==> job 3651 <==
Design fft_16, start of the top module:
module fft_16 #(
    parameter WD = 12,
    parameter WNRD = 9
)(
    input                  clk,
    input                  rst_n,
    input                  en,
    input  signed [WD-1:0] sin_re,
    input  signed [WD-1:0] sin_im,
    output signed [WD-1:0] sout_re,
    output signed [WD-1:0] sout_im
);
==> flow/config.mk <==
export PLATFORM = sky130hd
export DESIGN_NAME = fft_16
export DESIGN_NICKNAME = fft_16
export VERILOG_FILES = /design/flow/design.v
export SDC_FILE = /design/flow/constraint.sdc
export NUM_CORES = 4
export LEC_CHECK = 0
export CAP_MARGIN = 20
export CELL_PAD_IN_SITES_DETAIL_PLACEMENT = 0
export CELL_PAD_IN_SITES_GLOBAL_PLACEMENT = 0
export CORE_MARGIN = 2
export CORE_UTILIZATION = 66
export CTS_CLUSTER_DIAMETER = 103
export MIN_ROUTING_LAYER = met1
export PLACE_DENSITY_LB_ADDON = 0.09
export SETUP_SLACK_MARGIN = 1.38
export SLEW_MARGIN = 15
==> flow/constraint.sdc <==
create_clock -name core_clock -period 4.87 [get_ports {clk}]
set_input_delay 0.9740 -clock core_clock [delete_from_list [all_inputs] [get_ports {clk}]]
set_output_delay 0.9740 -clock core_clock [all_outputs]
set_load 0.01 [all_outputs]
run.sh (not shown) runs the stock make flow with config.mk's settings and CLKGATE_MAP_FILE=.
==> job 4194 (differences from job 3651) <==
Settings changed: ABC_AREA from default to 1, CELL_PAD_IN_SITES_DETAIL_PLACEMENT 0 to default, CELL_PAD_IN_SITES_GLOBAL_PLACEMENT 0 to default, CORE_UTILIZATION 66 to 72, CTS_CLUSTER_DIAMETER 103 to 209, MIN_ROUTING_LAYER met1 to default, PLACE_DENSITY_LB_ADDON 0.09 to 0.01, SETUP_SLACK_MARGIN 1.38 to -0.26, SLEW_MARGIN 15 to 20.
==> flow/constraint.sdc (replaced) <==
create_clock -name core_clock -period 9.7 [get_ports {clk}]
set_input_delay 1.9400 -clock core_clock [delete_from_list [all_inputs] [get_ports {clk}]]
set_output_delay 1.9400 -clock core_clock [all_outputs]
set_load 0.01 [all_outputs]
==> ci_impl_report.md <==
## Synthesis and layout report

| Metric | Value |
|---|---|
| Via count | `43500` |
| Critical-path top delay cell | `fa_1` |
| Status | `no timing/DRC/antenna violations` |
| WP data required | `10.20 ns` |
| Vias in the first global route | `45400` |
| Non-Clock Buffer Count | `452` |
-- figures above: job 4194

==> ci_impl_report.md <==
## Synthesis and layout report

| Metric | Value |
|---|---|
| Final setup viols | `roughly 48` |
| Vias in the first global route | `46800` |
| Via count | `44900` |
| Status | `finished with violations` |
| Violated Checks | `setup timing` |
| Worst Slack Setup Final | `-4.60 ns` |
-- figures above: job 3651


* * *

==> trial 85: inputs <==
Starting RTL as in the previous note.
==> flow/design.v (excerpt) <==
module fft_16 #(
    parameter WD = 12,
    parameter WNRD = 9
)(
    input                  clk,
    input                  rst_n,
    input                  en,
    input  signed [WD-1:0] sin_re,
    input  signed [WD-1:0] sin_im,
    output signed [WD-1:0] sout_re,
    output signed [WD-1:0] sout_im
);
make LEC_CHECK=0 CAP_MARGIN=20 CORE_MARGIN=2 CORE_UTILIZATION=40 SLEW_MARGIN=20 finish   # period 11.0 ns
==> build 41 (differences from trial 85) <==
- CORE_UTILIZATION: 40 -> 72
==> flow/constraint.sdc (replaced) <==
create_clock -name core_clock -period 8.67 [get_ports {clk}]
set_input_delay 1.7340 -clock core_clock [delete_from_list [all_inputs] [get_ports {clk}]]
set_output_delay 1.7340 -clock core_clock [all_outputs]
set_load 0.01 [all_outputs]
==> trial 42 (differences from trial 85) <==
- CORE_UTILIZATION: 40 -> 67
- CTS_CLUSTER_SIZE: default -> 99
- PLACE_DENSITY: default -> 0.37
==> results <==
The highest global-route usage belongs to build 41, the lowest to trial 85.
Trial 42 produced a clean layout. Trial 85 went through all stages and came out clean. Build 41 ran to the end with violations: setup timing.
Count of clock-buffer cells in the layout: trial 85 is higher than trial 42 (2).
In trial 42 the cell count is smaller than in build 41, by 4.1%.
Die size: trial 85 > trial 42 > build 41.
Flip-flop count is the same in trial 85 and trial 42.
Via count: trial 85 < trial 42 < build 41.
Synthesized cell count is the same in trial 42 and build 41.
==> figures <==
| quantity | trial 42 | trial 85 | build 41 |
|---|---|---|---|
| Total buffers and inverters traversed by the critical path | 7 | 11 | 14 |
| Horizontal die size | 282.1 um | 364.0 um | 272.3 um |
| Storage element area | 9215 um^2 | 9215 um^2 | 9241 um^2 |
| Largest fanout on the critical path | 7 | 6 | 6 |
| Final-layout worst hold slack | 0.4199 ns | 0.4207 ns | 0.4164 ns |
| Result of the run | finished clean | finished clean | finished with violations |
| Layout check failures | - | - | setup timing |
| Wire length of the first global-routing pass | 222000 um | 222400 um | 246500 um |
| Terminus of the critical flop-to-flop path | stage2_out_re[7] | stage2_out_im[7] | stage1_out_im[0] |
| Num tapcells | 1030 | 1742 | 950 |
| Amount of wire on met2 after detailed routing | 63930 um | 65950 um | 79020 um |
| Placed Cells | 6976 | 7710 | 7224 |
| Worst max-slew margin expressed relative to the limit | 0.2670 | 0.1556 | 0.1663 |
| Clock transition at path regs | 0.07 ns | 0.07 ns | 0.06 ns |
| Layout overhead on the synthesized area | 11.99% | 14.04% | 20.93% |

* * *

==> run H: inputs <==
Starting RTL as in the previous note.
// fft_16
module fft_16 #(
    parameter WD = 12,
    parameter WNRD = 9
)(
    input                  clk,
    input                  rst_n,
    input                  en,
    input  signed [WD-1:0] sin_re,
    input  signed [WD-1:0] sin_im,
    output signed [WD-1:0] sout_re,
    output signed [WD-1:0] sout_im
);
    localparam W16_1_RE = 9'b011101100;
    localparam W16_1_IM = 9'b110011110;
    localparam W16_2_RE = 9'b010110101;
    localparam W16_2_IM = 9'b101001010;
    localparam W16_3_RE = 9'b001100001;
    localparam W16_3_IM = 9'b100010011;
    localparam W16_4_RE = 9'b000000000;
    localparam W16_4_IM = 9'b100000000;
    localparam W16_5_RE = 9'b110011110;
    localparam W16_5_IM = 9'b100010011;
    localparam W16_6_RE = 9'b101001010;
    localparam W16_6_IM = 9'b101001010;
    localparam W16_7_RE = 9'b100010011;
    localparam W16_7_IM = 9'b110011110;
    reg [3:0] count;
    reg  signed [WNRD-1:0] w1_re, w1_im, w2_re, w2_im;
    wire signed [WNRD-1:0] w3_re, w3_im;
    reg  signed [WD-1:0] d1_re [0:7];
    reg  signed [WD-1:0] d1_im [0:7];
    wire signed [WD-1:0] bf1_a_re;
    wire signed [WD-1:0] bf1_a_im;
    wire signed [WD-1:0] bf1_b_re;
    wire signed [WD-1:0] bf1_b_im;
    wire signed [WD-1:0] mux1_a_re;
    wire signed [WD-1:0] mux1_a_im;
    wire signed [WD-1:0] mux1_b_re;
    wire signed [WD-1:0] mux1_b_im;
    wire signed [WD-1:0] tf1_re;
    wire signed [WD-1:0] tf1_im;
    wire signed [WD-1:0] mux1_out_re;
    wire signed [WD-1:0] mux1_out_im;
    reg signed  [WD-1:0] stage1_out_re;
    reg signed  [WD-1:0] stage1_out_im;
    reg  signed [WD-1:0] d2_re [0:3];
  ...
Settings: LEC_CHECK=0, ABC_AREA=1, CAP_MARGIN=20, CORE_MARGIN=2, CORE_UTILIZATION=72, PLACE_DENSITY_LB_ADDON=0.01, SLEW_MARGIN=20; clock period 9.66 ns.
==> run K (differences from run H) <==
- ABC_AREA: 1 -> unset
- CELL_PAD_IN_SITES_DETAIL_PLACEMENT: unset -> 0
- CELL_PAD_IN_SITES_GLOBAL_PLACEMENT: unset -> 0
- CORE_UTILIZATION: 72 -> 70
- CTS_CLUSTER_SIZE: unset -> 33
- MIN_ROUTING_LAYER: unset -> met1
- PLACE_DENSITY_LB_ADDON: 0.01 -> 0.09
- SLEW_MARGIN: 20 -> 15
==> flow/constraint.sdc (replaced) <==
create_clock -name core_clock -period 4.72 [get_ports {clk}]
set_input_delay 0.9440 -clock core_clock [delete_from_list [all_inputs] [get_ports {clk}]]
set_output_delay 0.9440 -clock core_clock [all_outputs]
set_load 0.01 [all_outputs]
==> run D (differences from run H) <==
- ABC_AREA: 1 -> unset
- CORE_UTILIZATION: 72 -> 71
- PLACE_DENSITY_LB_ADDON: 0.01 -> unset
- SETUP_SLACK_MARGIN: unset -> -0.47
==> flow/constraint.sdc (replaced) <==
create_clock -name core_clock -period 8.49 [get_ports {clk}]
set_input_delay 1.6980 -clock core_clock [delete_from_list [all_inputs] [get_ports {clk}]]
set_output_delay 1.6980 -clock core_clock [all_outputs]
set_load 0.01 [all_outputs]
==> notes <==
Critical path depth: run H > run K > run D.
Against run H, the synthesized cell count of run K is lower by 15%.
The lowest hold slack belongs to run H, the highest to run D.
Against run D, the core utilization of run H is lower by 4.6 points.
Run H finished with timing, DRC and antenna clean. Run K completed and failed the layout checks on negative setup slack. Run D completed, yet does not pass: negative setup slack.
Between run K and run H, the lower synthesized area is in run K (gap 1.5%, measured against run H).
Global-route usage: run H < run D < run K.
Against run H, the clock skew of run K is higher by 0.022 ns.
Non-clock buffer count: run H < run D < run K.
Between run H and run K, the lower setup slack is in run K (gap 5.3 ns).
==> figures <==
quantity                                                                                      run D                        run K                        run H
Result of the run                                                                   failed layout checks         failed layout checks          finished clean
Violated checks                                                                negative setup slack         negative setup slack                            -
Beginning of the worst register-to-register path                        stage1_out_re[1]$_SDFF_PN0_       d1_im[7][0]$_SDFF_PN0_  stage1_out_re[4]$_SDFF_PN0_
Initial antenna violation count                                                                   3                            7                            0
Portion of the layout cell area used by non-clock buffers                                     11.0%                        13.5%                        6.50%
First-pass GRT wire length                                                                   232 mm                       267 mm                       224 mm
Biggest cell delay along the critical path                                                  0.94 ns                      0.93 ns                      0.61 ns
Post-synthesis sequential area ratio                                                          17.8%                        17.8%                        17.5%
Clock-pin slew of the registers on the worst-case setup and hold paths                      0.07 ns                      0.06 ns                      0.07 ns
Distinct cell type count of the synthesized netlist                                              97                           97                           56
Total Nets Final                                                                               7772                         8014                         8457
Area fraction of clock buffers and clock inverters                                            2.86%                        2.78%                        2.78%
Final Worst Setup Slack                                                                    -1.94 ns                     -5.07 ns                     0.193 ns
Per-instance average area after synthesis                                                  8.97 um2                     8.97 um2                     7.77 um2
Wire length on met1                                                                         57.1 mm                      61.1 mm                      53.6 mm
CP endpoint                                                             stage2_out_re[0]$_SDFF_PN0_  stage1_out_re[9]$_SDFF_PN0_  stage1_out_im[7]$_SDFF_PN0_
Setup slack after placement                                                                -2.59 ns                     -5.71 ns                    -0.699 ns
Total global routing track utilization                                                        39.4%                        44.3%                        37.4%
